==> design/flow/config.mk <==
export PLATFORM = sky130hd
export DESIGN_NAME = AES_Composite_enc
export DESIGN_NICKNAME = AES_Composite_enc
export VERILOG_FILES = /design/flow/design.v
export SDC_FILE = /design/flow/constraint.sdc
export NUM_CORES = 4
export LEC_CHECK = 0
export ABC_AREA = 1
export CAP_MARGIN = 10
export CORE_MARGIN = 2
export CORE_UTILIZATION = 69
export CTS_CLUSTER_SIZE = 73
export HOLD_SLACK_MARGIN = 0.3
export SETUP_SLACK_MARGIN = 0.75
export SLEW_MARGIN = 20
==> design/flow/constraint.sdc <==
create_clock -name core_clock -period 4.6 [get_ports {CLK}]
set_input_delay 0.9200 -clock core_clock [delete_from_list [all_inputs] [get_ports {CLK}]]
set_output_delay 0.9200 -clock core_clock [all_outputs]
set_load 0.01 [all_outputs]
==> design/flow/design.v <==
`timescale 1ns / 1ps
module AES_Composite_enc(Kin, Din, Dout, Krdy, Drdy, Kvld, Dvld, EN, BSY, CLK, RSTn, cc_out);  
   input  [127:0] Kin;   
   input [127:0]  Din;   
   output [127:0] Dout;  
   input          Krdy;  
   input          Drdy;  
   output         Kvld;  
   output         Dvld;  
   input          EN;    
   output         BSY;   
   input          CLK;   
   input          RSTn;  
   reg [127:0]    dat,key, rkey;
   reg [15:0]      dat0,dat1,dat2,dat3,dat4,dat5,dat6,dat7;   
   wire [127:0]   dat_next,rkey_next;
   wire [15:0] dat_next0;
   reg [79:0]      rnd;  
   reg [7:0]      rcon; 
   reg            sel;   
   reg            Dvld, Kvld, BSY;
   wire           rst;
	reg [79:0]      store;
   reg            m;
   reg [1:0]      n;
   reg [2:0]      k;
   reg [3:0]      l;
   reg [3:0] d;
   reg [7:0] i;  
   (* keep = "true" *) (* s = "true" *) output reg [31:0] cc_out;
   reg [31:0] R;
   wire [31:0] r;
   wire [31:0] b;
	reg [3:0] j;
	reg on;
assign rst = ~RSTn;
aes_core dut1(sel,i,dat,dat0,dat1,dat2,dat3,dat4,dat5,dat6,rkey_next,dat_next,dat_next0); 
KeyExpantion keyexpantion (.kin(rkey), .kout(rkey_next), .rcon(rcon));
always @(posedge CLK or posedge rst) begin
      if (rst)     Dvld <= 0;
      else if (EN) Dvld <= sel;
   end
   always @(posedge CLK or posedge rst) begin
      if (rst) Kvld <= 0;
      else if (EN) Kvld <= Krdy;
   end
   always @(posedge CLK or posedge rst) begin
      if (rst) BSY <= 0;
      else if (EN) BSY <= Drdy || (rnd[79:1] | sel);
   end  
 always@(posedge CLK or posedge rst)
 begin
  if(rst) i<=8'd0; 
  else if (EN) begin
       if(i[7])         i<=8'd1;
       else if(Drdy)    i<=8'd1;
       else if(~rnd[0]) i<={i[6:0],i[7]};
 end
 end
 always @(posedge CLK or posedge rst) begin
      if (rst)     sel <= 0;
      else if (EN) sel <= rnd[79];
   end
 always @(posedge CLK or posedge rst) begin
      if (rst)
      begin
              dat <= 128'h0;
              dat7<=16'h0;
      end
      else if (EN) begin
         if (Drdy)   
         begin             
         dat <= Din ^ Kin;
         end
         else if ((i[7]) && (~rnd[0]|sel)) 
            begin
            dat <= dat_next;   
            dat7<=dat_next0;   
            end
      end
   end
 always @(posedge CLK or posedge rst) begin
      if (rst)                 dat0 <= 16'h0;
      else if (EN) begin
          if ((i[0]) && (~rnd[0]|sel))  dat0 <= dat_next0;   
      end
   end
 always @(posedge CLK or posedge rst) begin
      if (rst)                 dat1 <= 16'h0;
      else if (EN) begin
          if ((i[1]) && (~rnd[0]|sel))  dat1 <= dat_next0; 
      end
   end
 always @(posedge CLK or posedge rst) begin
      if (rst)                 dat2 <= 16'h0;
      else if (EN) begin
          if ((i[2]) && (~rnd[0]|sel))  dat2 <= dat_next0; 
      end
   end
  always @(posedge CLK or posedge rst) begin
      if (rst)                 dat3 <= 16'h0;
      else if (EN) begin
          if ((i[3]) && (~rnd[0]|sel))  dat3<= dat_next0; 
      end
   end
always @(posedge CLK or posedge rst) begin
      if (rst)                 dat4 <= 16'h0;
      else if (EN) begin
          if ((i[4]) && (~rnd[0]|sel))  dat4<= dat_next0; 
      end
   end
always @(posedge CLK or posedge rst) begin
      if (rst)                 dat5 <= 16'h0;
      else if (EN) begin
          if ((i[5]) && (~rnd[0]|sel))  dat5<= dat_next0; 
      end
   end
always @(posedge CLK or posedge rst) begin
      if (rst)                 dat6 <= 16'h0;
      else if (EN) begin
          if ((i[6]) && (~rnd[0]|sel))  dat6<= dat_next0; 
      end
   end
 assign Dout = dat; 
 always @(posedge CLK or posedge rst) begin
      if (rst)     key <= 128'h0;
      else if (EN)
        if (Krdy)  key <= Kin;
   end
   always @(posedge CLK or posedge rst) begin
      if (rst)         rkey <= 128'h0;
      else if (EN) begin
         if (Krdy)        rkey <= Kin;
         else if (rnd[0] && ~on) rkey <= key;
         else if (i[7] && (~rnd[0]|sel)) rkey <= rkey_next;
      end
   end 
 always @(posedge CLK or posedge rst) begin
     if (rst)          rcon <= 8'h01;
     else if (EN) begin
        if (Drdy)    rcon <= 8'h01;
        else if ((i[7])&& ~rnd[0]) rcon <= xtime(rcon);
     end
   end
   function [7:0] xtime;
      input [7:0] x;
      xtime = (x[7]==1'b0)? {x[6:0],1'b0} : {x[6:0],1'b0} ^ 8'h1B;
   endfunction
	always @(posedge CLK or posedge rst) begin
      if (rst)                 m <= 1'b0;
		else if (m!=1'b0)           m <= 1'b0;
      else if (EN && (~store[0]) && (rnd[8] | rnd[72]) && d[0])   m <= 1'b1;
      else m <= 1'b0;
   end
   always @(posedge CLK or posedge rst) begin
      if (rst)                 n <= 2'b00;
		else if (n!=2'd0)           n <= {1'b0,n[1]};
      else if (EN && (~store[0]) && (rnd[8] | rnd[72]) && d[1])   n <= 2'b10;
		else n <= 2'd0;
   end
   always @(posedge CLK or posedge rst) begin
      if (rst)                 k <= 3'b000;
		else if (k!=3'd0)           k <= {1'b0,k[2:1]};    
      else if (EN && (~store[0]) && (rnd[8] | rnd[72]) && d[2])   k <= 3'b100;
		else k <= 3'd0;
   end
   always @(posedge CLK or posedge rst) begin
      if (rst)                 l <= 4'b0000;
		else if (l!=4'd0)           l <= {1'b0,l[3:1]};
      else if (EN && (~store[0]) && (rnd[8] | rnd[72]) && d[2])   l <= 4'b1000;
		else l <= 4'd0;
   end
	always @ (posedge CLK or posedge rst) begin
	   if (rst) on <= 1'b0;
		else if (rnd[8] | rnd[72] && ~store[0]) on <= 1'b1;
		else if ((!m) && (!n) && (!k) && (!l)) on <= 1'b0;
	end
	wire h = (on && (!m) && (!n) && (!k) && (!l));
	always @(posedge CLK or posedge rst) begin
      if (rst)    begin    rnd <= 80'd1;  store <= 80'd1; end
      else if (EN) begin
         if (Drdy)  begin       rnd <= {rnd[78:0], rnd[79]};  store <= 80'd0; end
         else if ((rnd[8] | rnd[72] && ~store[0]) || h)  begin 
                 if(store==80'd0) begin store <= {rnd[78:0], rnd[79]}; rnd <= 80'd1;  end
                 else if ((!m) && (!n) && (!k) && (!l)) begin rnd <= store; store <= 80'd0; end    
         end
			else if(~rnd[0])  rnd <= {rnd[78:0],rnd[79]};
      end
   end
   assign r = R;
   assign b = cc_out;
   always @ (posedge CLK or posedge rst) begin
   if (rst) R <= 32'hffffffff;
	else R <= cc_out;
   end
    always @ (posedge CLK or posedge rst) begin
      if (rst) j <= 4'd0;
		else if (sel) j <= 4'd0;
      else if (i[7]) j <= j + 4'd1;
      else j <= j;
    end
	wire g = ((|rnd[8:0]) || (j == 4'd9)) && BSY;
	always @ (*) begin
     if (rst) cc_out <= R;
     else if (g) begin  
		 case (dat_next0[1:0]%4)
         2'd0: cc_out[31:0] <= (r[0]==0)?(r[31:0]>>1):(r[31:0]<<1)+r[31:0]+32'd1;
         2'd1: cc_out[31:0] <= (r[0]==0)?(r[31:0]>>1):(r[31:0]<<2)+32'd1;
         2'd2: cc_out[31:0] <= (r[0]==0)?(r[31:0]>>1):(r[31:0]<<2)+r[31:0]+32'd1;
         2'd3: cc_out[31:0] <= (r[0]==0)?(r[31:0]>>1):(r[31:0]<<2)+(r[31:0]<<1)+32'd1;
         default: cc_out <= R;
       endcase
     end
     else cc_out <= R;
    end
	 wire [1:0]  p;
    assign p=cc_out%4;
    always@(*) begin
     case(p)
     0: begin d=4'b0001; end
     1: begin d=4'b0010; end
     2: begin d=4'b0100; end
     3: begin d=4'b1000; end
     endcase
	 end
endmodule
module aes_core(sel,i,dat,din0,din1,din2,din3,din4,din5,din6,k,datout,dout);
input sel;
input [7:0]i;
input [15:0] din0,din1,din2,din3,din4,din5,din6;
output reg[15:0] dout;
input [127:0] dat,k;
output [127:0] datout;
reg [15:0] a;
wire [15:0]b;  
wire [127:0]data,data1,data2;
wire [127:0] rx;  
wire [127:0] rs;  
wire [31:0] mx0,mx1,mx2,mx3;  
wire [31:0] my0,my1,my2,my3;  
masoleh f(a,b);
always@(*)begin 
    case(i)
    8'd1: begin
        a<=dat[127:112];
        dout<=b;
    end
    8'd2: begin
        a<=dat[111:96];
        dout<=b;
    end
    8'd4: begin
        a<=dat[95:80];
        dout<=b;
    end
    8'd8: begin
        a<=dat[79:64];
        dout<=b;
    end
    8'd16: begin
        a<=dat[63:48];
        dout<=b;
    end
    8'd32: begin
        a<=dat[47:32];
        dout<=b;
    end
    8'd64: begin
        a<=dat[31:16];
        dout<=b;
    end
    8'd128: begin
        a<=dat[15:0];
        dout<=b;
    end
	 default: begin
	     a<=dat[15:0];
        dout<=b;
	 end
    endcase
end
row_shift f17(rx,rs);
MixColumns f18(mx0,my0);
MixColumns f19(mx1,my1);
MixColumns f20(mx2,my2);
MixColumns f21(mx3,my3);
 assign data={din0,din1,din2,din3,din4,din5,din6,b};
 assign rx=data;
 assign data1=rs;
 assign {mx0,mx1,mx2,mx3}=data1;
 assign data2={my0,my1,my2,my3};
 assign datout=(sel)?data1^k:data2^k;
endmodule
module MixColumns(x, y);
   input  [31:0]  x;
   output [31:0]  y;
   wire [7:0]    a0, a1, a2, a3;
   wire [7:0]    b0, b1, b2, b3;
   assign a0 = x[31:24];
   assign a1 = x[23:16];
   assign a2 = x[15: 8];
   assign a3 = x[ 7: 0];
   assign b0 = xtime(a0);
   assign b1 = xtime(a1);
   assign b2 = xtime(a2);
   assign b3 = xtime(a3);
   assign y[31:24] =    b0 ^ a1^b1 ^ a2    ^ a3;
   assign y[23:16] = a0        ^b1 ^ a2^b2 ^ a3;
   assign y[15: 8] = a0    ^ a1        ^b2 ^ a3^b3;
   assign y[ 7: 0] = a0^b0 ^ a1    ^ a2        ^b3;
   function [7:0] xtime;
      input [7:0] x;
      xtime = (x[7]==1'b0)? {x[6:0],1'b0} : {x[6:0],1'b0} ^ 8'h1B;
   endfunction
endmodule  
module KeyExpantion (kin, kout, rcon);
   input [127:0]  kin;
   output [127:0] kout;
   input [7:0] 	  rcon;
   wire [31:0]   ws,wr, w0, w1, w2, w3;
   wire [15:0] ws1,ws2;
   masoleh max1({kin[23:16],kin[15:8]},ws1);
   masoleh max2({kin[7:0],kin[31:24]},ws2);
   assign ws={ws1,ws2};
   assign wr = {(ws[31:24] ^ rcon), ws[23:0]};
   assign w0 = wr ^ kin[127:96];
   assign w1 = w0 ^ kin[95:64];
   assign w2 = w1 ^ kin[63:32];
   assign w3 = w2 ^ kin[31:0];
   assign kout = {w0, w1, w2, w3};
endmodule  
module masoleh(x,y);  
input [15:0] x;
output [15:0] y;
wire [7:0] byte_in1, byte_in2;
wire [7:0] byte_out1, byte_out2;
assign byte_in1 = x[15:8];
assign byte_in2 = x[7:0];
Newlight_sbox cm1(byte_in1, byte_out1);
Newlight_sbox cm2(byte_in2, byte_out2);
assign y = {byte_out1, byte_out2};
endmodule
module Newlight_sbox( input [7:0] g,
                      output [7:0] s
    );
wire y1,y2,y3,y4,y5,y6,y7,y8,y9,y10,y11,y12,y13,y14,y15,y16,y17,y18;
wire l1,l2,l3,l4;
wire x1,x2,x3,x4;
wire r1,r2,r3,r4,r5,r6,r7,r8,r9,r10,r11,r12;
In_tf m1 (.g(g),.a0(y1),.a1(y2),.a2(y3),.a3(y4),.b0(y5),.b1(y6),.b2(y7),.b3(y8),
          .a01(y9),.a02(y10),.a13(y11),.a23(y12),.ap(y13),.b01(y14),.b02(y15),.b13(y16),.b23(y17),.bp(y18)   );
expo_comp m2 (.a0(y1) ,.a1(y2),.a2(y3),.a3(y4),.b0(y5),.b1(y6),.b2(y7),.b3(y8),
           .a01(y9),.a02(y10),.a13(y11),.a23(y12),.ap(y13),.b01(y14),.b02(y15),.b13(y16),.b23(y17),.bp(y18),.d0(l1),.d1(l2),.d2(l3),.d3(l4));
Inv_4 m3 (   .d0(l1),.d1(l2),.d2(l3),.d3(l4),.e0(x1),.e1(x2),.e2(x3),.e3(x4)  );
mul_out m4 ( .e0(x1),.e1(x2),.e2(x3),.e3(x4),.a0(y1),.a1(y2),.a2(y3),.a3(y4),.b0(y5),.b1(y6),.b2(y7),.b3(y8),
             .a01(y9),.a02(y10),.a13(y11),.a23(y12),.ap(y13),.b01(y14),.b02(y15),.b13(y16),.b23(y17),.bp(y18),
             .w0(r1),.w1(r2),.w2(r3),.w3(r4),.w4(r5),.w5(r6),.z0(r7),.z1(r8),.z2(r9),.z3(r10),.z4(r11),.z5(r12) );
out_tf m5 (  .w0(r1),.w1(r2),.w2(r3),.w3(r4),.w4(r5),.w5(r6),.z0(r7),.z1(r8),.z2(r9),.z3(r10),.z4(r11),.z5(r12),.s(s));            
endmodule
module In_tf(input [7:0] g,
             output a0,a1,a2,a3,b0,b1,b2,b3,
             output a01,a02,a13,a23,ap,b01,b02,b13,b23,bp
             );
             wire t0,t1;
assign a0 = b3^g[4];
assign a1 = a13^a3;
assign a2 = b3^g[7];
assign a3 = b3^g[1];
assign b0 = g[0];
assign b1 = b01^g[0];
assign b2 = b0^b02;
assign b3 = b23^b2;
assign a01 = a23^ap;
assign a02 = g[7]^g[4];
assign a13 = g[7]^g[2];
assign a23 = g[7]^g[1];
assign ap = g[4]^g[2];
assign b01 = t0^a01;
assign b02 = t1^g[6];
assign b13 = b02^bp;
assign b23 = t1^g[5];
assign bp = b23^b01;
assign t0 = g[3]^g[2];
assign t1 = t0^g[1]; 
endmodule
module expo_comp( input a0,a1,a2,a3,b0,b1,b2,b3,a01,a02,a13,a23,ap,b01,b02,b13,b23,bp,
                  output d0,d1,d2,d3  );
assign d0 = ~(a01&b01)^(~(a02&b02))^(~(a0&b0))^(~(a13|b13));
assign d1 = ~(a01&b01)^(~(a02|b02))^(~(a1&b1))^(~(ap&bp));
assign d2 = ~(a2|b2)^(~(a13&b13))^(~(a23&b23))^(~(a02&b02));
assign d3 = ~(a3&b3)^(~(ap&bp))^(~(a23|b23))^(~(a02&b02));                 
endmodule
module Inv_4( input d0,d1,d2,d3,
              output e0,e1,e2,e3 );
   assign e0 = d3&(d0^d1) | d2&((~d0)|d3);
   assign e1 = (~d2)&d3&(d0^~d1) | d2&(d1|(~d3));           
   assign e2 = d1&(d2^d3) | d0&((~d2)|d1);   
   assign e3 = (~d0)&d1&(d2^~d3) | d0&(d3 | (~d1));       
endmodule
module mul_out( input a0,a1,a2,a3,b0,b1,b2,b3,a01,a02,a13,a23,ap,b01,b02,b13,b23,bp,
                      e0,e1,e2,e3,
                output w0,w1,w2,w3,w4,w5,
                output z0,z1,z2,z3,z4,z5      
    );
  wire e02,e13;
assign  e02 = e0^e2;
assign  e13 = e1^e3;
assign w0 = ~(b1&e0)^(~(b01&e1)); 
assign w1 = ~(b0&e1)^(~(b01&e0));
assign w2 = ~(b3&e2)^(~(b23&e3));
assign w3 = ~(b2&e3)^(~(b23&e2));
assign w4 = ~(b13&e13)^(~(b02&e02));
assign w5 = ~(bp&e13)^(~(b13&e02));
assign z0 = ~(a1&e0)^(~(a01&e1));
assign z1 = ~(a0&e1)^(~(a01&e0));
assign z2 = ~(a3&e2)^(~(a23&e3));
assign z3 = ~(a2&e3)^(~(a23&e2));
assign z4 = ~(a13&e13)^(~(a02&e02));
assign z5 = ~(ap&e13)^(~(a13&e02));   
endmodule
module out_tf( input w0,w1,w2,w3,w4,w5,
               input z0,z1,z2,z3,z4,z5,
               output [7:0] s
                                         );
 wire t2,t3,t4,t5,t6;                                        
 assign t2 = w3^z1^z5;                                        
 assign t3 = w0^w2;
 assign t4 = w3^w5;
 assign t5 = w0^w4;  
 assign t6 = t5^z2;
 assign s[7] = t2^w5;
 assign s[6] = t4^~s[4];
 assign s[5] = t6^~z4;
 assign s[4] = t2^w1;
 assign s[3] = t3^s[4];
 assign s[2] = t6^z0^s[7];
 assign s[1] = t5^t4^s[0];
 assign s[0] = ~(t3^z3^z5);
endmodule
module row_shift(sb,rs);
input [127:0] sb;
output reg [127:0] rs;
always@(sb)
begin
       rs[127:120] = sb[127:120];  
       rs[119:112] = sb[87:80];  
       rs[111:104] = sb[47:40];  
       rs[103:96]  = sb[7:0];    
       rs[95:88]   = sb[95:88];  
       rs[87:80]   = sb[55:48];  
       rs[79:72]   = sb[15:8];   
       rs[71:64]   = sb[103:96]; 
       rs[63:56]   = sb[63:56];  
       rs[55:48]   = sb[23:16];  
       rs[47:40]   = sb[111:104]; 
       rs[39:32]   = sb[71:64];  
       rs[31:24]   = sb[31:24];  
       rs[23:16]   = sb[119:112];  
       rs[15:8]    = sb[79:72];  
       rs[7:0]     = sb[39:32];  
end                 
endmodule
==> design/flow/run.sh <==
#!/bin/bash
# the make line also repeats each setting of config.mk as NAME=value (left out here)
make -C /OpenROAD-flow-scripts/flow DESIGN_CONFIG=/design/flow/config.mk WORK_HOME=/design/flow/orfs CLKGATE_MAP_FILE= finish
==> run notes, run 1 <==
yosys + openroad results -> top cells by area dfrtp_1 31%, nand2_1 13%, nand3_1 5.6%, core box area 0.08068 mm², I/O pin cnt 424, Post-synth ARST share 1.000, area share, top type 0.3057, # rows 104, Commonest flop dfrtp_1, mux share 0.02653, yosys stat chip area 0.05632 mm², GRT Util Overall 0.7763, Clock Tree Buf Depth 3, count of buffers from port buffering 423, cells after synthesis 7961, Post-synth EDFFs 0, CTS Root Cell clkbuf_16, post-synthesis adder-cell area fraction 0.02137, post-synth top area cell dfrtp_1, Synth Warn # 4, Syn Nets 8317, die width 289.7 µm, Mapped Avg Cell Area 7.074 µm², Die Height 289.7 µm, Synth Seq Share 0.3220, status stopped before the end, stop err [ERROR GRT-0116] Global routing finished with congestion. Check the congestion regions in the DRC Viewer., pre-CTS setup slack -3.019 ns, Yosys Instances 7961, Synth Cell Area 0.05632 mm², XOR/XNOR Area Share 0.1050, Routability Congestion 1.191, Sink Count 723, and+or+nand+nor area frac 0.2706, CTS buffer count 80, H-Tree Depth 3, Commonest cells post-synth 1909 x nand2_1, 701 x inv_1, 688 x dfrtp_1, Post-synth regs 723, Dominant combinational family simple AND/OR/NAND/NOR gates, Complex Gates by Area 0.1721, Die Area 0.08392 mm², Init Core Util 0.6981, Yosys top cell by instances nand2_1, HPWL after detailed placement 187.8 mm, Overflow after GRT 206, failing step global routing (5_1_grt), Yosys cell types 73
[routing by layer]
layer  GRT overflow  global-route usage
met2             96              0.9165
met1              4              0.7966
met4             93              0.7022
met5              0              0.4313
met3             13              0.6534
[stage by stage]
| stage | instances | instance area [µm²] | hold slack (ns) |
|---|---|---|---|
| after detailed placement | 10050 | 68720 | 0.3621 |
| after global placement | 10050 | 68720 | 0.3575 |
| after CTS | 10340 | 74260 | 0.3864 |
| after floorplan | 7961 | 56830 | 0.4299 |
[repair_timing]
action	4_1_cts
buffers inserted	132
endpoints found under the hold margin	11
gates cloned	6
pin swaps	164
gates resized	544
endpoints found under the setup margin	436
hold buffers	2
==> run 2: changes to the inputs <==
Settings changed: ABC_AREA 1 to not set, CAP_MARGIN 10 to 20, CORE_UTILIZATION 69 to 72, CTS_CLUSTER_SIZE 73 to not set, HOLD_SLACK_MARGIN 0.3 to -0.08, PLACE_DENSITY set to 0.67, SETUP_SLACK_MARGIN 0.75 to 2.64.
Clock period 4.6 ns to 9.11 ns, I/O delays scaled along.
==> run notes, run 2 <==
yosys + openroad results -> Synth Seq Share 0.3358 (+0.01374), Post-synth ARST share 1.000 (unchanged), Dominant combinational family XOR/XNOR gates, mux share 0.04047 (+0.01394), failing step global routing (5_1_grt), Syn Nets 6822 (-18%), pre-CTS setup slack -0.6196 ns (+2.399 ns), cells after synthesis 6466 (-19%), Synth Cell Area 0.05401 mm² (-4.1%), # rows 100 (-3.8%), Mapped Avg Cell Area 8.353 µm² (+18%), Post-synth EDFFs 0 (unchanged), XOR/XNOR Area Share 0.2151 (+0.1101), H-Tree Depth 3 (unchanged), Commonest flop dfrtp_1, post-synthesis adder-cell area fraction 0.02228 (+0.0009120), Clock Tree Buf Depth 3 (unchanged), HPWL after detailed placement 161.6 mm (-14%), Post-synth regs 723 (unchanged), Complex Gates by Area 0.1947 (+0.02256), count of buffers from port buffering 423 (unchanged), top cells by area dfrtp_1 32%, xnor2_1 14%, o21ai_0 6.6%, post-synth top area cell dfrtp_1, Commonest cells post-synth 932 x nand2_1, 860 x xnor2_1, 708 x o21ai_0, area share, top type 0.3187 (+0.01304), Die Height 277.9 µm (-4.1%), yosys stat chip area 0.05401 mm² (-4.1%), Routability Congestion 1.167 (-2.0%), Sink Count 723 (unchanged), stop err [ERROR GRT-0228] Horizontal edge usage exceeds the maximum allowed. (12, 2) usage=65535 limit=3200, I/O pin cnt 424 (unchanged), Yosys top cell by instances nand2_1, Die Area 0.07723 mm² (-8.0%), Yosys Instances 6466 (-19%), status stopped before the end, and+or+nand+nor area frac 0.1497 (-0.1209), CTS buffer count 79 (-1.3%), Init Core Util 0.7268 (+0.02869), CTS Root Cell clkbuf_16, Synth Warn # 4 (unchanged), Yosys cell types 112 (+53%), die width 277.9 µm (-4.1%), core box area 0.07432 mm² (-7.9%)
[run 2: through the flow]
step | setup TNS, ns | cells | util | area (µm²)
CTS | -18.49 | 7972 | 0.8863 | 65870
detailed placement | -12.84 | 7690 | 0.8210 | 61010
global placement | -8.127 | 7690 | 0.8210 | 61010
floorplan | -1.460 | 6466 | - | 54980
[run 2: timing repair]
| item | in CTS |
|---|---|
| hold buffers | 0 |
| setup buffers | 136 |
| pin swaps | 110 |
| setup endpoints to repair | 420 |
| resized | 331 |
| gates cloned | 2 |
==> run 3: changes to the inputs <==
Settings changed: CAP_MARGIN 20 to 15, CTS_CLUSTER_DIAMETER set to 27, CTS_CLUSTER_SIZE set to 35, HOLD_SLACK_MARGIN -0.08 to -0.1, PLACE_DENSITY 0.67 to not set, SETUP_SLACK_MARGIN 2.64 to 1.51.
Clock period 9.11 ns to 12.2 ns, I/O delays scaled along.
==> run notes, run 3 <==
yosys + openroad results -> I/O pin cnt 424 (unchanged), Overflow after GRT 75, Commonest flop dfrtp_1, stop err [ERROR GRT-0232] Routing congestion too high. Check the congestion heatmap in the GUI., Mapped Avg Cell Area 8.353 µm² (unchanged), Post-synth ARST share 1.000 (unchanged), Synth Warn # 4 (unchanged), Die Height 277.9 µm (unchanged), yosys stat chip area 0.05401 mm² (unchanged), Commonest cells post-synth 932 x nand2_1, 860 x xnor2_1, 708 x o21ai_0, Synth Seq Share 0.3358 (unchanged), count of buffers from port buffering 423 (unchanged), Post-synth regs 723 (unchanged), Dominant combinational family XOR/XNOR gates, Clock Tree Buf Depth 3 (unchanged), XOR/XNOR Area Share 0.2151 (unchanged), Synth Cell Area 0.05401 mm² (unchanged), # rows 100 (unchanged), HPWL after detailed placement 160.2 mm (-0.90%), Syn Nets 6822 (unchanged), post-synthesis adder-cell area fraction 0.02228 (unchanged), H-Tree Depth 4 (+1), area share, top type 0.3187 (unchanged), core box area 0.07432 mm² (unchanged), post-synth top area cell dfrtp_1, Die Area 0.07723 mm² (unchanged), CTS Root Cell clkbuf_16, status stopped before the end, Yosys cell types 112 (unchanged), Yosys top cell by instances nand2_1, CTS buffer count 171 (+120%), failing step global routing (5_1_grt), Init Core Util 0.7268 (unchanged), GRT Util Overall 0.8066, Post-synth EDFFs 0 (unchanged), and+or+nand+nor area frac 0.1497 (unchanged), Sink Count 723 (unchanged), top cells by area dfrtp_1 32%, xnor2_1 14%, o21ai_0 6.6%, mux share 0.04047 (unchanged), Complex Gates by Area 0.1947 (unchanged), cells after synthesis 6466 (unchanged), number of hold buffers added after CTS 0 (unchanged), Routability Congestion 1.096 (-6.1%), Yosys Instances 6466 (unchanged), die width 277.9 µm (unchanged)
## run 3: per-layer routing
metal  overflow  track usage
met2         46       0.9351
met5          0       0.4434
met4         28       0.7678
met3          0       0.6877
met1          1       0.8215
## run 3: through the flow
step                        util  setup WS [ns]  cell area, µm²  instances
after floorplan                -          1.527           54050       6466
after global placement    0.7867         0.3689           58470       7457
after detailed placement  0.7867         0.3247           58470       7457
after CTS                 0.8868          1.489           65910       7870
## run 3: timing repair
| action | CTS |
|---|---|
| resized | 159 |
| pin swaps | 43 |
| hold endpoints to repair | 0 |
| endpoints found under the setup margin | 32 |
| buffers inserted | 96 |
==> run 4: changes to the inputs <==
Settings changed: CAP_MARGIN 15 to 20, CORE_UTILIZATION 72 to 66, CTS_CLUSTER_DIAMETER 27 to not set, CTS_CLUSTER_SIZE 35 to not set, HOLD_SLACK_MARGIN -0.1 to not set, MAX_ROUTING_LAYER set to met4, SETUP_SLACK_MARGIN 1.51 to not set.
Clock period 12.2 ns to 9.56 ns, I/O delays scaled along.
==> run notes, run 4 <==
fresh numbers from the pnr run: antenna-violating nets left 0, first-pass GRT wire length 346.6 mm, Post-synth ARST share 1.000 (unchanged), Routability Congestion 1.125 (+2.6%), and+or+nand+nor area frac 0.1497 (unchanged), Yosys cell types 112 (unchanged), Complex Gates by Area 0.1947 (unchanged), WP buf/inv 6, cells after synthesis 6466 (unchanged), area share, top type 0.3187 (unchanged), Setup crit end cc_out[11], count of buffers from port buffering 423 (unchanged), Starting DRT DRC Count 8948, Overflow after GRT 0, Crit path depth 33, minimum clock period 10.44 ns, CTS buffer count 80 (-53%), XOR/XNOR Area Share 0.2151 (unchanged), period utilisation layout 1.092, Dominant combinational family XOR/XNOR gates, Worst R2R End R[24], Init Core Util 0.6684 (-0.05833), crit end category primary output, CP Launch Type register, final max-slew violation count 0, unrepaired setup endpoints after global routing yes, die width 290.1 µm (+4.4%), worst slew pin tran 1.151 ns, setup TNS -23.00 ns, Blocking Checks setup timing, mux share 0.04047 (unchanged), Yosys Instances 6466 (unchanged), Synth Seq Share 0.3358 (unchanged), CP Data Arrival Time 8.53 ns, Top delay family on crit path simple AND/OR/NAND/NOR gates, largest net degree at the start of global routing 194, CTS tree yes, met1 WL 79.69 mm, Post-synth EDFFs 0 (unchanged), Worst Path Max Fanout 12, Commonest cells post-synth 932 x nand2_1, 860 x xnor2_1, 708 x o21ai_0, HP Class reg2reg, fmax 0.09579 GHz, Fill cells 4867, metal3 WL 40.58 mm, vias in the first global route 52710, tool warning count 54, Final Hold Fails 0, Avg WL per Cell 29.78 µm, pre-CTS setup slack -0.6193 ns (-0.9440 ns), worst-case reg-to-reg path depth 55, Synth Cell Area 0.05401 mm² (unchanged), Min-Delay Path Depth 0, Clock Tree Buf Depth 3 (unchanged), Pre-antenna DRT Iters 10, DRC Markers 0, yosys stat chip area 0.05401 mm² (unchanged), H-Tree Depth 3 (-1), Die Area 0.08414 mm² (+9.0%), crit path kind reg2out, setup violators final 34, Hold EP l[2], top cells by area dfrtp_1 32%, xnor2_1 14%, o21ai_0 6.6%, Hold Crit Start l[3], Final Skew 0.04273 ns, Total Wirelength 241.3 mm, clk ins delay skew pair 0.69 ns, CTS Root Cell clkbuf_16, Via Count 56220, Sink Count 723 (unchanged), Mapped Avg Cell Area 8.353 µm² (unchanged), worst hold slack 0.3824 ns, max_cap viols 0, I/O pin cnt 424 (unchanged), HPWL after detailed placement 171.2 mm (+6.9%), length of routed met2 wiring 94.71 mm, status failed layout checks, core box area 0.08081 mm² (+8.7%), DR top layer met4, Layout Nets 7296, Synth Warn # 4 (unchanged), initial antenna violation count 32, post-synthesis adder-cell area fraction 0.02228 (unchanged), Commonest flop dfrtp_1, Post-synth regs 723 (unchanged), setup ws final -0.8800 ns, Yosys top cell by instances nand2_1, crit path launch i[1], # rows 104 (+4.0%), Slew HR 0.2271, Reg clk slew, reported paths 0.06 ns, post-synth top area cell dfrtp_1, Die Height 290.1 µm (+4.4%), R2R Setup Slk -0.80 ns, Syn Nets 6822 (unchanged), synth-to-layout area growth 20.49%, RR Startpoint i[1], slowest stage delay, CP 0.54 ns, Via density 6.939, GRT Util Overall 0.5710, slowest CP cell or4_4, worst path required time 7.65 ns
==> run 4: area by class of cell <==
class / instances / area (µm²) / area share
multi-input combinational: 5156 / 34390 / 0.5285
sequential: 723 / 18140 / 0.2788
timing repair buffer: 903 / 7859 / 0.1208
clock buffer: 107 / 2293 / 0.03524
tap: 1060 / 1326 / 0.02038
clock inverter: 40 / 671.9 / 0.01032
inverter: 76 / 302.8 / 0.004653
antenna: 37 / 92.59 / 0.001423
==> run 4: stage by stage <==
step | cell area, µm² | instances | utilization
CTS | 64410 | 8035 | 0.7971
finish | 65080 | 8102 | 0.8054
floorplan | 54210 | 6466 | -
global placement | 60690 | 7817 | 0.7511
detailed placement | 60690 | 7817 | 0.7511
global route | 65070 | 8097 | 0.8052
==> run 4: timing repair <==
action	4_1_cts	5_1_grt
hold buffers	0	0
gates cloned	1	0
endpoints found under the setup margin	32	64
buffers inserted	73	31
pin swaps	46	40
gates resized	206	50
endpoints found under the hold margin	0	0
==> run 4: layer usage <==
metal,up-vias,global-route usage
met1,26340,0.6662
li1,23180,-
met3,1605,0.2511
met5,-,-
met4,0,0.4517
met2,5095,0.7603
==> run 5: changes to the inputs <==
Settings changed: CORE_UTILIZATION 66 to 67, MAX_ROUTING_LAYER met4 to not set.
Clock period 9.56 ns to 12.1 ns, I/O delays scaled along.
==> run notes, run 5 <==
fresh numbers from the pnr run: Final Hold Fails 0 (unchanged), Clock Tree Buf Depth 3 (unchanged), Worst Path Max Fanout 15 (+3), Slew HR 0.1121 (-0.1150), and+or+nand+nor area frac 0.1497 (unchanged), GRT Util Overall 0.5044 (-0.06659), WP buf/inv 9 (+3), worst slew pin tran 1.322 ns (+0.1713 ns), slowest CP cell or4_4, Via Count 52400 (-6.8%), Starting DRT DRC Count 7620 (-15%), Syn Nets 6822 (unchanged), Worst R2R End dat[89], crit path kind reg2out, Synth Cell Area 0.05401 mm² (unchanged), Final Skew 0.06378 ns (+0.02105 ns), Overflow after GRT 0 (unchanged), post-route cell area 0.06173 mm² (-5.1%), status no timing/DRC/antenna violations, largest net degree at the start of global routing 185 (-4.6%), worst path required time 9.68 ns (+2.03 ns), count of buffers from port buffering 423 (unchanged), clk ins delay skew pair 0.68 ns (about the same), CTS Root Cell clkbuf_16, Complex Gates by Area 0.1947 (unchanged), Crit path depth 36 (+9.1%), Top cell by count, worst path buf_4, # rows 104 (unchanged), Pre-antenna DRT Iters 9 (-1), CP Launch Type register, Post-synth EDFFs 0 (unchanged), R2R Setup Slk 1.28 ns (+2.08 ns), Routability Congestion 1.094 (-2.7%), Avg WL per Cell 27.82 µm (-6.6%), RR Startpoint i[1], synth-to-layout area growth 14.29%, antenna-violating nets left 0 (unchanged), Hold Crit Start k[1], Commonest flop dfrtp_1, crit end category primary output, Layout Nets 6952 (-4.7%), DRC Markers 0 (unchanged), first-pass GRT wire length 311.6 mm (-10%), CP Data Arrival Time 9.35 ns (+0.82 ns), Commonest cells post-synth 932 x nand2_1, 860 x xnor2_1, 708 x o21ai_0, HPWL after detailed placement 159.2 mm (-7.0%), Area after DPL 0.05875 mm² (-3.2%), yosys stat chip area 0.05401 mm² (unchanged), worst hold slack 0.3919 ns (+0.009538 ns), tool warning count 48 (-11%), post-synthesis adder-cell area fraction 0.02228 (unchanged), setup violators final 0 (-100%), Init Core Util 0.6738 (+0.005425), XOR/XNOR Area Share 0.2151 (unchanged), final max-slew violation count 0 (unchanged), post-synth top area cell dfrtp_1, crit path launch i[4], Via density 6.781 (-2.3%), Die Area 0.08290 mm² (-1.5%), H-Tree Depth 3 (unchanged), minimum clock period 11.77 ns, area share, top type 0.3187 (unchanged), Sink Count 723 (unchanged), die width 287.9 µm (-0.74%), Reg clk slew, reported paths 0.06 ns (about the same), initial antenna violation count 16 (-50%), number of hold buffers added after CTS 0 (unchanged), top cells by area dfrtp_1 32%, xnor2_1 14%, o21ai_0 6.6%, Post-synth regs 723 (unchanged), Mapped Avg Cell Area 8.353 µm² (unchanged), Min-Delay Path Depth 0 (unchanged), Util after Layout 0.7702 (-0.03520), Dominant combinational family XOR/XNOR gates, Hold EP k[0], worst-case reg-to-reg path depth 33 (-40%), Total Wirelength 215.0 mm (-11%), fmax 0.08500 GHz, Die Height 287.9 µm (-0.74%), cells after synthesis 6466 (unchanged), period utilisation layout 0.9723 (-0.1197), I/O pin cnt 424 (unchanged), Synth Seq Share 0.3358 (unchanged), CTS tree yes, core box area 0.08016 mm² (-0.81%), Fill cells 5448 (+12%), mux share 0.04047 (unchanged), Post-synth ARST share 1.000 (unchanged), Yosys top cell by instances nand2_1, setup TNS 0 ns (+23.00 ns), Yosys cell types 112 (unchanged), Setup crit end cc_out[3], Synth Warn # 4 (unchanged), Top delay family on crit path simple AND/OR/NAND/NOR gates, vias in the first global route 48870 (-7.3%), slowest stage delay, CP 0.55 ns (about the same), CTS buffer count 78 (-2.5%), HP Class reg2reg, max_cap viols 0 (unchanged), Yosys Instances 6466 (unchanged)
[run 5: final cells by class]
class / instances / area [µm²] / area share
well taps: 1060 / 1326 / 0.02148
repair buffers: 561 / 5345 / 0.08658
clock buffers: 106 / 2137 / 0.03462
clock inverters: 35 / 530.5 / 0.008593
diodes: 11 / 27.53 / 0.0004459
flip-flops and latches: 723 / 18140 / 0.2939
inverters: 76 / 285.3 / 0.004621
multi-input cells: 5156 / 33940 / 0.5498
[run 5: through the flow]
stage	instances	worst slack (ns)
after floorplan	6466	0.8625
after global placement	7567	0.1854
after detailed placement	7568	0.03583
after CTS	7711	0.007867
after global routing	7719	-0.03358
final	7728	0.3347
[run 5: routing by layer]
layer	vias to the layer above	GRT usage	share of wire
li1	22480	-	-
met1	24980	0.6435	0.36
met2	4014	0.7109	0.41
met3	906	0.1882	0.15
met4	16	0.3413	0.083
met5	-	0	0.00089
[run 5: what timing repair did]
item / 4_1_cts / 5_1_grt
pin swaps: 2 / 7
resized: 8 / 33
hold endpoints to repair: 0 / 0
cloned: 0 / 0
endpoints found under the setup margin: 17 / 30
buffers inserted: 2 / 5
==> run 6: changes to the inputs <==
Settings changed: ABC_AREA set to 1, CELL_PAD_IN_SITES_DETAIL_PLACEMENT set to 2, CORE_UTILIZATION 67 to 49, GPL_ROUTABILITY_DRIVEN set to 1, MAX_ROUTING_LAYER set to met4, MIN_ROUTING_LAYER set to met2, PLACE_DENSITY_LB_ADDON set to 0.14, SETUP_SLACK_MARGIN set to 5.0, SLEW_MARGIN 20 to 0.
Clock period 12.1 ns to 22.9 ns, I/O delays scaled along.
==> run notes, run 6 <==
yosys + openroad results -> status stopped before the end, failing step detailed placement (3_5_place_dp), stop err [ERROR DPL-0033] detailed placement checks failed during check placement., top cells by area dfrtp_1 31%, nand2_1 13%, nand3_1 5.6%, Post-synth regs 723 (unchanged), # rows 124 (+19%), core box area 0.1142 mm² (+42%), cells after synthesis 7961 (+23%), Die Height 343.0 µm (+19%), Yosys top cell by instances nand2_1, Post-synth ARST share 1.000 (unchanged), XOR/XNOR Area Share 0.1050 (-0.1101), Synth Seq Share 0.3220 (-0.01374), and+or+nand+nor area frac 0.2706 (+0.1209), count of buffers from port buffering 423 (unchanged), Commonest flop dfrtp_1, die width 343.0 µm (+19%), Complex Gates by Area 0.1721 (-0.02256), Init Core Util 0.4932 (-0.1806), Die Area 0.1177 mm² (+42%), I/O pin cnt 424 (unchanged), Post-synth EDFFs 0 (unchanged), area share, top type 0.3057 (-0.01304), mux share 0.02653 (-0.01394), Syn Nets 8317 (+22%), yosys stat chip area 0.05632 mm² (+4.3%), Dominant combinational family simple AND/OR/NAND/NOR gates, Yosys Instances 7961 (+23%), Mapped Avg Cell Area 7.074 µm² (-15%), post-synthesis adder-cell area fraction 0.02137 (-0.0009120), Commonest cells post-synth 1909 x nand2_1, 701 x inv_1, 688 x dfrtp_1, Yosys cell types 73 (-35%), post-synth top area cell dfrtp_1, Synth Warn # 4 (unchanged), Synth Cell Area 0.05632 mm² (+4.3%), Routability Congestion 1.314 (+20%)
==> run 6: stage by stage <==
step / instance area [µm²] / setup slack (ns)
2_1_floorplan: 56320 / 11.80
3_3_place_gp: 61350 / 7.743
==> run 7: changes to the inputs <==
Settings changed: ABC_AREA 1 to not set, CELL_PAD_IN_SITES_DETAIL_PLACEMENT 2 to 0, CELL_PAD_IN_SITES_GLOBAL_PLACEMENT set to 0, CORE_UTILIZATION 49 to 69, GPL_ROUTABILITY_DRIVEN 1 to not set, PLACE_DENSITY_LB_ADDON 0.14 to 0.17, SETUP_SLACK_MARGIN 5.0 to 2.53, SLEW_MARGIN 0 to 20.
Clock period 22.9 ns to 21.0 ns, I/O delays scaled along.
==> run notes, run 7 <==
yosys + openroad results -> stop err [ERROR GRT-0116] Global routing finished with congestion. Check the congestion regions in the DRC Viewer., Synth Cell Area 0.05401 mm² (-4.1%), placed cell count 7510, XOR/XNOR Area Share 0.2151 (+0.1101), pre-CTS setup slack 4.645 ns, Dominant combinational family XOR/XNOR gates, Synth Warn # 4 (unchanged), I/O pin cnt 424 (unchanged), Commonest cells post-synth 932 x nand2_1, 860 x xnor2_1, 708 x o21ai_0, H-Tree Depth 3, Yosys top cell by instances nand2_1, Sink Count 723, number of hold buffers added after CTS 0, Die Area 0.08053 mm² (-32%), CTS resizes 0, Yosys cell types 112 (+53%), yosys stat chip area 0.05401 mm² (-4.1%), Yosys Instances 6466 (-19%), top cells by area dfrtp_1 32%, xnor2_1 14%, o21ai_0 6.6%, and+or+nand+nor area frac 0.1497 (-0.1209), Post-synth regs 723 (unchanged), buffer count from post-CTS setup fixing 0, Complex Gates by Area 0.1947 (+0.02256), Mapped Avg Cell Area 8.353 µm² (+18%), Post-synth ARST share 1.000 (unchanged), Post-synth EDFFs 0 (unchanged), failing step global routing (5_1_grt), core box area 0.07747 mm² (-32%), Die Height 283.8 µm (-17%), CTS buffer count 79, post-synth top area cell dfrtp_1, Overflow after GRT 1403, status stopped before the end, Synth Seq Share 0.3358 (+0.01374), count of buffers from port buffering 423 (unchanged), mux share 0.04047 (+0.01394), die width 283.8 µm (-17%), area share, top type 0.3187 (+0.01304), CTS Root Cell clkbuf_16, Routability Congestion 1.309 (-0.37%), Commonest flop dfrtp_1, Syn Nets 6822 (-18%), GRT Util Overall 0.9675, HPWL after detailed placement 161.9 mm, Init Core Util 0.6972 (+0.2040), post-synthesis adder-cell area fraction 0.02228 (+0.0009120), Clock Tree Buf Depth 3, # rows 102 (-18%), cells after synthesis 6466 (-19%)
==> run 7: routing by layer <==
metal | GRT usage | overflow
met5 | - | -
met4 | 0.8419 | 133
met3 | 1.059 | 1144
met2 | 0.9559 | 126
met1 | - | -
==> run 7: stage by stage <==
step | area, µm² | hold slack, ns | utilization
floorplan | 54010 | 0.4109 | -
global placement | 58410 | 0.3578 | 0.7540
detailed placement | 58440 | 0.3739 | 0.7545
CTS | 61160 | 0.3912 | 0.7895
==> run 8: changes to the inputs <==
Settings changed: CELL_PAD_IN_SITES_DETAIL_PLACEMENT 0 to not set, CELL_PAD_IN_SITES_GLOBAL_PLACEMENT 0 to not set, CORE_UTILIZATION 69 to 72, HOLD_SLACK_MARGIN set to -0.09, MIN_ROUTING_LAYER met2 to not set, PLACE_DENSITY_LB_ADDON 0.17 to not set, SETUP_SLACK_MARGIN 2.53 to not set.
Clock period 21.0 ns to 9.91 ns, I/O delays scaled along.
==> run notes, run 8 <==
fresh numbers from the pnr run: slowest stage delay, CP 0.57 ns, CTS buffer count 79 (unchanged), core box area 0.07432 mm² (-4.1%), Routability Congestion 1.151 (-12%), HPWL after detailed placement 163.8 mm (+1.1%), status failed layout checks, Util after Layout 0.8694, clk ins delay skew pair 0.67 ns, tool warning count 51, Post-synth ARST share 1.000 (unchanged), pre-CTS setup slack -0.5266 ns (-5.171 ns), Min-Delay Path Depth 0, yosys stat chip area 0.05401 mm² (unchanged), Post-synth EDFFs 0 (unchanged), Yosys Instances 6466 (unchanged), minimum clock period 10.50 ns, Synth Seq Share 0.3358 (unchanged), vias in the first global route 53180, XOR/XNOR Area Share 0.2151 (unchanged), count of buffers from port buffering 423 (unchanged), final non-filler cell total 7966, Overflow after GRT 0, Worst R2R End R[19], Final Skew 0.04312 ns, worst-case reg-to-reg path depth 61, Mapped Avg Cell Area 8.353 µm² (unchanged), RR Startpoint i[1], HP Class reg2reg, Via Count 57920, placed cell count 7667 (+2.1%), number of hold buffers added after CTS 0 (unchanged), Sink Count 723 (unchanged), final max-slew violation count 2, Hold EP k[1], area share, top type 0.3187 (unchanged), Post-synth regs 723 (unchanged), worst hold slack 0.3827 ns, Clock Tree Buf Depth 3 (unchanged), unrepaired setup endpoints after global routing yes, crit end category primary output, post-synth top area cell dfrtp_1, die width 277.9 µm (-2.1%), CP Launch Type register, H-Tree Depth 3 (unchanged), crit path launch i[1], Syn Nets 6822 (unchanged), setup TNS -8.732 ns, Complex Gates by Area 0.1947 (unchanged), slowest CP cell or4_4, Setup crit end cc_out[16], worst slew pin tran 1.660 ns, Die Height 277.9 µm (-2.1%), fmax 0.09521 GHz, Worst Path Max Fanout 7, Layout Nets 7240, Avg WL per Cell 30.39 µm, Commonest flop dfrtp_1, Fill cells 3742, Dominant combinational family XOR/XNOR gates, top cells by area dfrtp_1 32%, xnor2_1 14%, o21ai_0 6.6%, I/O pin cnt 424 (unchanged), GRT Util Overall 0.6137, Commonest cells post-synth 932 x nand2_1, 860 x xnor2_1, 708 x o21ai_0, Init Core Util 0.7268 (+0.02951), CP Data Arrival Time 8.52 ns, and+or+nand+nor area frac 0.1497 (unchanged), Starting DRT DRC Count 12270, setup violators final 32, post-route cell area 0.06461 mm², Reg clk slew, reported paths 0.06 ns, R2R Setup Slk -0.48 ns, antenna-violating nets left 0, worst path required time 7.93 ns, CTS tree yes, post-synthesis adder-cell area fraction 0.02228 (unchanged), CTS Root Cell clkbuf_16, Pre-antenna DRT Iters 22, Hold Crit Start k[2], crit path kind reg2out, Final Hold Fails 0, Crit path depth 40, synth-to-layout area growth 19.62%, Top delay family on crit path simple AND/OR/NAND/NOR gates, Synth Cell Area 0.05401 mm² (unchanged), # rows 100 (-2.0%), Die Area 0.07723 mm² (-4.1%), Synth Warn # 4 (unchanged), Yosys cell types 112 (unchanged), mux share 0.04047 (unchanged), setup ws final -0.5933 ns, Yosys top cell by instances nand2_1, largest net degree at the start of global routing 171, Total Wirelength 242.1 mm, WP buf/inv 8, period utilisation layout 1.060, Area after DPL 0.06012 mm² (+2.9%), Blocking Checks capacitance limit, slew limit, setup timing, Via density 7.271, max_cap viols 1, initial antenna violation count 39, Slew HR -0.1103, cells after synthesis 6466 (unchanged), DRC Markers 0, first-pass GRT wire length 343.0 mm
[run 8: cell type report]
class                   instances  area, µm²  share of cell area
clock inverters                34      354.1            0.005480
well taps                     969       1212             0.01876
diodes                         50      125.1            0.001936
clock buffers                 110       2263             0.03503
multi-input cells            5156      34590              0.5353
inverters                      76      300.3            0.004648
flip-flops and latches        723      18140              0.2808
repair buffers                848       7627              0.1180
[run 8: repair_timing]
item / 4_1_cts / 5_1_grt
resized: 183 / 172
pin swaps: 46 / 51
setup endpoints to repair: 31 / 64
cloned: 0 / 3
setup buffers: 67 / 43
[run 8: metal layers]
metal	global-route usage	part of all wire
met1	0.7046	0.32
met2	0.8035	0.38
met3	0.3102	0.19
met4	0.4771	0.12
met5	-	0
==> run 9: changes to the inputs <==
Settings changed: HOLD_SLACK_MARGIN -0.09 to not set, MAX_ROUTING_LAYER met4 to not set, SETUP_SLACK_MARGIN set to -0.77.
Clock period 9.91 ns to 9.97 ns, I/O delays scaled along.
==> run notes, run 9 <==
fresh numbers from the pnr run: Die Area 0.07723 mm² (unchanged), Post-synth ARST share 1.000 (unchanged), Syn Nets 6822 (unchanged), Post-synth EDFFs 0 (unchanged), Layout Nets 7134 (-1.5%), CTS tree yes, Hold EP k[0], Total Wirelength 223.9 mm (-7.5%), pre-CTS setup slack -0.8221 ns (-0.2955 ns), die width 277.9 µm (unchanged), worst-case reg-to-reg path depth 34 (-44%), Commonest cells post-synth 932 x nand2_1, 860 x xnor2_1, 708 x o21ai_0, Min-Delay Path Depth 0 (unchanged), crit path kind reg2out, XOR/XNOR Area Share 0.2151 (unchanged), count of buffers from port buffering 423 (unchanged), Blocking Checks setup timing, synth-to-layout area growth 17.17%, HPWL after detailed placement 158.6 mm (-3.2%), Via density 7.103 (-2.3%), setup ws final -0.8330 ns (-0.2397 ns), slowest stage delay, CP 0.56 ns (about the same), Routability Congestion 1.120 (-2.7%), Pre-antenna DRT Iters 14 (-36%), Slew HR 0.03871 (+0.1490), mux share 0.04047 (unchanged), CP Data Arrival Time 8.81 ns (+0.29 ns), Synth Warn # 4 (unchanged), Sink Count 723 (unchanged), Synth Cell Area 0.05401 mm² (unchanged), CTS buffer count 79 (unchanged), final max-slew violation count 0 (-2), Dominant combinational family XOR/XNOR gates, Yosys Instances 6466 (unchanged), cells after synthesis 6466 (unchanged), post-route cell area 0.06328 mm² (-2.1%), Setup crit end cc_out[8], H-Tree Depth 3 (unchanged), first-pass GRT wire length 326.6 mm (-4.8%), CTS Root Cell clkbuf_16, GRT Util Overall 0.5619 (-0.05180), Yosys top cell by instances nand2_1, CP Launch Type register, status failed layout checks, Via Count 55680 (-3.9%), setup violators final 32 (unchanged), Avg WL per Cell 28.56 µm (-6.0%), HP Class reg2reg, RR Startpoint i[4], R2R Setup Slk -0.12 ns (+0.36 ns), Die Height 277.9 µm (unchanged), minimum clock period 10.80 ns, Clock Tree Buf Depth 3 (unchanged), top cells by area dfrtp_1 32%, xnor2_1 14%, o21ai_0 6.6%, post-synthesis adder-cell area fraction 0.02228 (unchanged), Worst Path Max Fanout 7 (unchanged), number of hold buffers added after CTS 0 (unchanged), Final Skew 0.07451 ns (+0.03139 ns), Init Core Util 0.7268 (unchanged), Reg clk slew, reported paths 0.06 ns (about the same), Post-synth regs 723 (unchanged), Crit path depth 37 (-7.5%), Commonest flop dfrtp_1, Yosys cell types 112 (unchanged), DRC Markers 0 (unchanged), crit path launch i[4], Starting DRT DRC Count 10100 (-18%), tool warning count 59 (+16%), setup TNS -14.90 ns (-6.166 ns), worst path required time 7.98 ns (+0.05 ns), area share, top type 0.3187 (unchanged), period utilisation layout 1.084 (+0.02368), yosys stat chip area 0.05401 mm² (unchanged), clk ins delay skew pair 0.71 ns (+0.04 ns), antenna-violating nets left 0 (unchanged), WP buf/inv 7 (-1), Area after DPL 0.05999 mm² (-0.21%), fmax 0.09257 GHz, Complex Gates by Area 0.1947 (unchanged), post-synth top area cell dfrtp_1, largest net degree at the start of global routing 230 (+35%), slowest CP cell or4_4, Synth Seq Share 0.3358 (unchanged), Worst R2R End dat[66], core box area 0.07432 mm² (unchanged), Final Hold Fails 0 (unchanged), # rows 100 (unchanged), unrepaired setup endpoints after global routing yes, Mapped Avg Cell Area 8.353 µm² (unchanged), initial antenna violation count 30 (-23%), max_cap viols 0 (-1), and+or+nand+nor area frac 0.1497 (unchanged), Top delay family on crit path simple AND/OR/NAND/NOR gates, worst slew pin tran 1.432 ns (-0.2282 ns), Hold Crit Start k[1], I/O pin cnt 424 (unchanged), Overflow after GRT 0 (unchanged), crit end category primary output, vias in the first global route 52400 (-1.4%)
## run 9: timing repair
item / CTS / global route
pin swaps: 5 / 21
setup buffers: 3 / 9
resized: 56 / 75
gates cloned: 0 / 0
endpoints found under the setup margin: 31 / 31
## run 9: per-layer routing
metal / vias up / routed length [µm] / track usage
met5: - / 441 / 0.01689
met1: 25960 / 73420 / 0.6808
met3: 1520 / 39050 / 0.2608
met2: 5308 / 88760 / 0.7805
li1: 22860 / - / -
met4: 36 / 22180 / 0.4108
## run 9: layout make-up
cell class / count / area, µm²
Multi-Input combinational cell: 5156 / 34010
Sequential cell: 723 / 18140
Fill cell: 4081 / 11040
Timing Repair Buffer: 742 / 6770
Clock buffer: 109 / 2270
Tap cell: 969 / 1212
Clock inverter: 38 / 533.0
Inverter: 76 / 285.3
Antenna cell: 26 / 65.06
## run 9: metrics by stage
stage | hold slack (ns) | instances | utilization
2_1_floorplan | 0.4109 | 6466 | -
3_3_place_gp | 0.3580 | 7654 | 0.8064
3_5_place_dp | 0.3647 | 7656 | 0.8072
4_1_cts | 0.3747 | 7805 | 0.8457
5_1_grt | 0.3906 | 7816 | 0.8507
6_report | 0.3723 | 7839 | 0.8515
==> run 10: changes to the inputs <==
Settings changed: CORE_UTILIZATION 72 to 70, HOLD_SLACK_MARGIN set to -0.06, SETUP_SLACK_MARGIN -0.77 to 2.52, TNS_END_PERCENT set to 80.
Clock period 9.97 ns to 8.47 ns, I/O delays scaled along.
==> run notes, run 10 <==
yosys + openroad results -> Yosys Instances 6466 (unchanged), Post-synth ARST share 1.000 (unchanged), GRT Util Overall 0.8925, Post-synth EDFFs 0 (unchanged), stop err [ERROR GRT-0232] Routing congestion too high. Check the congestion heatmap in the GUI., mux share 0.04047 (unchanged), yosys stat chip area 0.05401 mm² (unchanged), XOR/XNOR Area Share 0.2151 (unchanged), HPWL after detailed placement 167.2 mm (+5.4%), Yosys top cell by instances nand2_1, area share, top type 0.3187 (unchanged), and+or+nand+nor area frac 0.1497 (unchanged), number of hold buffers added after CTS 0 (unchanged), Post-synth regs 723 (unchanged), I/O pin cnt 424 (unchanged), Complex Gates by Area 0.1947 (unchanged), Synth Warn # 4 (unchanged), Die Height 281.8 µm (+1.4%), Sink Count 723 (unchanged), top cells by area dfrtp_1 32%, xnor2_1 14%, o21ai_0 6.6%, Mapped Avg Cell Area 8.353 µm² (unchanged), Syn Nets 6822 (unchanged), status stopped before the end, Dominant combinational family XOR/XNOR gates, post-synthesis adder-cell area fraction 0.02228 (unchanged), Routability Congestion 1.103 (-1.5%), core box area 0.07620 mm² (+2.5%), H-Tree Depth 3 (unchanged), Synth Seq Share 0.3358 (unchanged), # rows 101 (+1.0%), Synth Cell Area 0.05401 mm² (unchanged), die width 281.8 µm (+1.4%), failing step global routing (5_1_grt), CTS Root Cell clkbuf_16, count of buffers from port buffering 423 (unchanged), Commonest cells post-synth 932 x nand2_1, 860 x xnor2_1, 708 x o21ai_0, Commonest flop dfrtp_1, Overflow after GRT 983, Clock Tree Buf Depth 3 (unchanged), CTS buffer count 78 (-1.3%), Die Area 0.07940 mm² (+2.8%), Init Core Util 0.7088 (-0.01794), Yosys cell types 112 (unchanged), post-synth top area cell dfrtp_1, cells after synthesis 6466 (unchanged)
run 10: timing repair:
item,CTS
gates resized,299
cloned,3
pin swaps,69
setup buffers,96
setup endpoints to repair,434
run 10: through the flow:
| step | worst slack [ns] | instance area (µm²) | instances | util |
|---|---|---|---|---|
| after floorplan | -0.7148 | 55000 | 6466 | - |
| after global placement | -1.107 | 62180 | 7885 | 0.8160 |
| after detailed placement | -1.251 | 62190 | 7885 | 0.8161 |
| after CTS | -1.526 | 66600 | 8127 | 0.8740 |
run 10: metal layers:
layer  overflow  GRT usage
met1         49     0.8754
met2        550     0.9992
met3         58     0.8034
met4        323     0.9182
met5          3     0.5928
==> run 11: changes to the inputs <==
Settings changed: MAX_ROUTING_LAYER set to met4, SETUP_SLACK_MARGIN 2.52 to 2.41, TNS_END_PERCENT 80 to not set.
Clock period 8.47 ns to 8.84 ns, I/O delays scaled along.
==> run notes, run 11 <==
yosys + openroad results -> I/O pin cnt 424 (unchanged), Syn Nets 6822 (unchanged), placed cell count 7819 (-0.84%), Synth Warn # 4 (unchanged), Yosys top cell by instances nand2_1, CTS Root Cell clkbuf_16, # rows 101 (unchanged), mux share 0.04047 (unchanged), yosys stat chip area 0.05401 mm² (unchanged), Die Height 281.8 µm (unchanged), Routability Congestion 1.192 (+8.0%), failing step global routing (5_1_grt), area share, top type 0.3187 (unchanged), Commonest flop dfrtp_1, Overflow after GRT 553, die width 281.8 µm (unchanged), Yosys cell types 112 (unchanged), GRT Util Overall 0.8569, H-Tree Depth 3 (unchanged), Commonest cells post-synth 932 x nand2_1, 860 x xnor2_1, 708 x o21ai_0, Post-synth EDFFs 0 (unchanged), Post-synth regs 723 (unchanged), HPWL after detailed placement 163.3 mm (-2.3%), stop err [ERROR GRT-0232] Routing congestion too high. Check the congestion heatmap in the GUI., Init Core Util 0.7088 (unchanged), Synth Cell Area 0.05401 mm² (unchanged), CTS buffer count 79 (+1.3%), pre-CTS setup slack -0.9286 ns (+0.3224 ns), XOR/XNOR Area Share 0.2151 (unchanged), Yosys Instances 6466 (unchanged), Post-synth ARST share 1.000 (unchanged), and+or+nand+nor area frac 0.1497 (unchanged), status stopped before the end, Sink Count 723 (unchanged), post-synth top area cell dfrtp_1, Complex Gates by Area 0.1947 (unchanged), cells after synthesis 6466 (unchanged), Die Area 0.07940 mm² (unchanged), post-synthesis adder-cell area fraction 0.02228 (unchanged), top cells by area dfrtp_1 32%, xnor2_1 14%, o21ai_0 6.6%, core box area 0.07620 mm² (unchanged), Dominant combinational family XOR/XNOR gates, Synth Seq Share 0.3358 (unchanged), Clock Tree Buf Depth 3 (unchanged), count of buffers from port buffering 423 (unchanged), Mapped Avg Cell Area 8.353 µm² (unchanged)
run 11: stage by stage:
step	setup TNS [ns]	instance area, µm²
2_1_floorplan	-4.731	54980
3_3_place_gp	-17.00	61600
3_5_place_dp	-21.65	61610
4_1_cts	-29.00	67360
run 11: timing repair:
action | CTS
gates resized | 477
hold buffers | 0
pin swaps | 130
setup endpoints to repair | 417
buffers inserted | 161
cloned | 1
run 11: per-layer routing:
metal,overflow,track usage
met1,39,0.8330
met2,286,0.9708
met3,53,0.7466
met4,175,0.8517
met5,-,-
==> run 12: changes to the inputs <==
Settings changed: CORE_UTILIZATION 70 to 56, HOLD_SLACK_MARGIN -0.06 to not set, MAX_ROUTING_LAYER met4 to not set, SETUP_SLACK_MARGIN 2.41 to not set.
Clock period 8.84 ns to 7.54 ns, I/O delays scaled along.
==> run notes, run 12 <==
fresh numbers from the pnr run: status failed layout checks, Blocking Checks setup timing, Avg WL per Cell 26.77 µm, and+or+nand+nor area frac 0.1497 (unchanged), Commonest cells post-synth 932 x nand2_1, 860 x xnor2_1, 708 x o21ai_0, worst hold slack 0.3776 ns, cells after synthesis 6466 (unchanged), Routability Congestion 1.073 (-10%), worst slew pin tran 1.318 ns, Syn Nets 6822 (unchanged), slowest stage delay, CP 0.55 ns, unrepaired setup endpoints after global routing yes, H-Tree Depth 3 (unchanged), Hold Crit Start k[2], fmax 0.1014 GHz, XOR/XNOR Area Share 0.2151 (unchanged), setup violators final 75, Synth Seq Share 0.3358 (unchanged), Sink Count 723 (unchanged), count of buffers from port buffering 423 (unchanged), max_cap viols 0, Synth Warn # 4 (unchanged), GRT Util Overall 0.4541, Post-synth EDFFs 0 (unchanged), Min-Delay Path Depth 0, Via density 6.255, tool warning count 64, CP Data Arrival Time 8.36 ns, # rows 113 (+12%), crit path launch i[6], worst path required time 6.03 ns, Post-synth regs 723 (unchanged), Area after DPL 0.06423 mm² (+4.3%), Complex Gates by Area 0.1947 (unchanged), Setup crit end cc_out[22], Pre-antenna DRT Iters 8, RR Startpoint i[6], Total Wirelength 231.6 mm, largest net degree at the start of global routing 227, Via Count 54110, Yosys Instances 6466 (unchanged), Yosys top cell by instances nand2_1, HPWL after detailed placement 176.6 mm (+8.1%), Die Area 0.09895 mm² (+25%), Synth Cell Area 0.05401 mm² (unchanged), Clock Tree Buf Depth 3 (unchanged), I/O pin cnt 424 (unchanged), DRC Markers 0, die width 314.6 µm (+12%), setup ws final -2.325 ns, Top delay family on crit path simple AND/OR/NAND/NOR gates, Yosys cell types 112 (unchanged), Post-synth ARST share 1.000 (unchanged), Final Skew 0.05045 ns, mux share 0.04047 (unchanged), placed cell count 8405 (+7.5%), CTS Root Cell clkbuf_16, Crit path depth 38, CP Launch Type register, Init Core Util 0.5668 (-0.1420), synth-to-layout area growth 28.82%, post-route cell area 0.06958 mm², Hold EP k[1], Starting DRT DRC Count 7520, Reg clk slew, reported paths 0.06 ns, clk ins delay skew pair 0.70 ns, area share, top type 0.3187 (unchanged), first-pass GRT wire length 332.0 mm, R2R Setup Slk -0.44 ns, WP buf/inv 8, Slew HR 0.1134, Layout Nets 7666, antenna-violating nets left 0, crit path kind reg2out, post-synth top area cell dfrtp_1, CTS tree yes, Final Hold Fails 0, yosys stat chip area 0.05401 mm² (unchanged), Util after Layout 0.7302, vias in the first global route 50120, top cells by area dfrtp_1 32%, xnor2_1 14%, o21ai_0 6.6%, final non-filler cell total 8651, Die Height 314.6 µm (+12%), Overflow after GRT 0, core box area 0.09529 mm² (+25%), Fill cells 7239, period utilisation layout 1.308, minimum clock period 9.865 ns, initial antenna violation count 23, worst-case reg-to-reg path depth 35, Dominant combinational family XOR/XNOR gates, number of hold buffers added after CTS 0 (unchanged), Worst Path Max Fanout 6, crit end category primary output, final max-slew violation count 0, Mapped Avg Cell Area 8.353 µm² (unchanged), slowest CP cell or4_4, CTS buffer count 83 (+5.1%), Commonest flop dfrtp_1, HP Class reg2reg, Worst R2R End dat[105], setup TNS -73.20 ns, post-synthesis adder-cell area fraction 0.02228 (unchanged)
-- run 12: timing repair --
action	in CTS	in global routing
hold endpoints to repair	0	0
gates resized	345	183
gates cloned	2	1
setup endpoints to repair	136	200
pin swaps	109	98
setup buffers	57	37
-- run 12: layout make-up --
cell class / instances / area (µm²) / area share
clock buffer: 113 / 2351 / 0.03379
multi-input combinational: 5156 / 35610 / 0.5118
timing repair buffer: 1270 / 11060 / 0.1589
inverter: 76 / 315.3 / 0.004531
clock inverter: 34 / 485.5 / 0.006977
antenna: 14 / 35.03 / 0.0005035
sequential: 723 / 18140 / 0.2607
tap: 1265 / 1583 / 0.02275
-- run 12: metrics by stage --
stage | worst slack [ns]
floorplan | -1.460
detailed placement | -2.134
CTS | -2.284
finish | -2.325
global placement | -2.071
global route | -2.626
-- run 12: per-layer routing --
metal	GRT usage	up-vias	routed length (µm)
met5	0	-	112
met4	0.2819	16	18090
met3	0.1358	742	28420
met2	0.6526	3354	96870
met1	0.5990	26060	88140
li1	-	23940	-
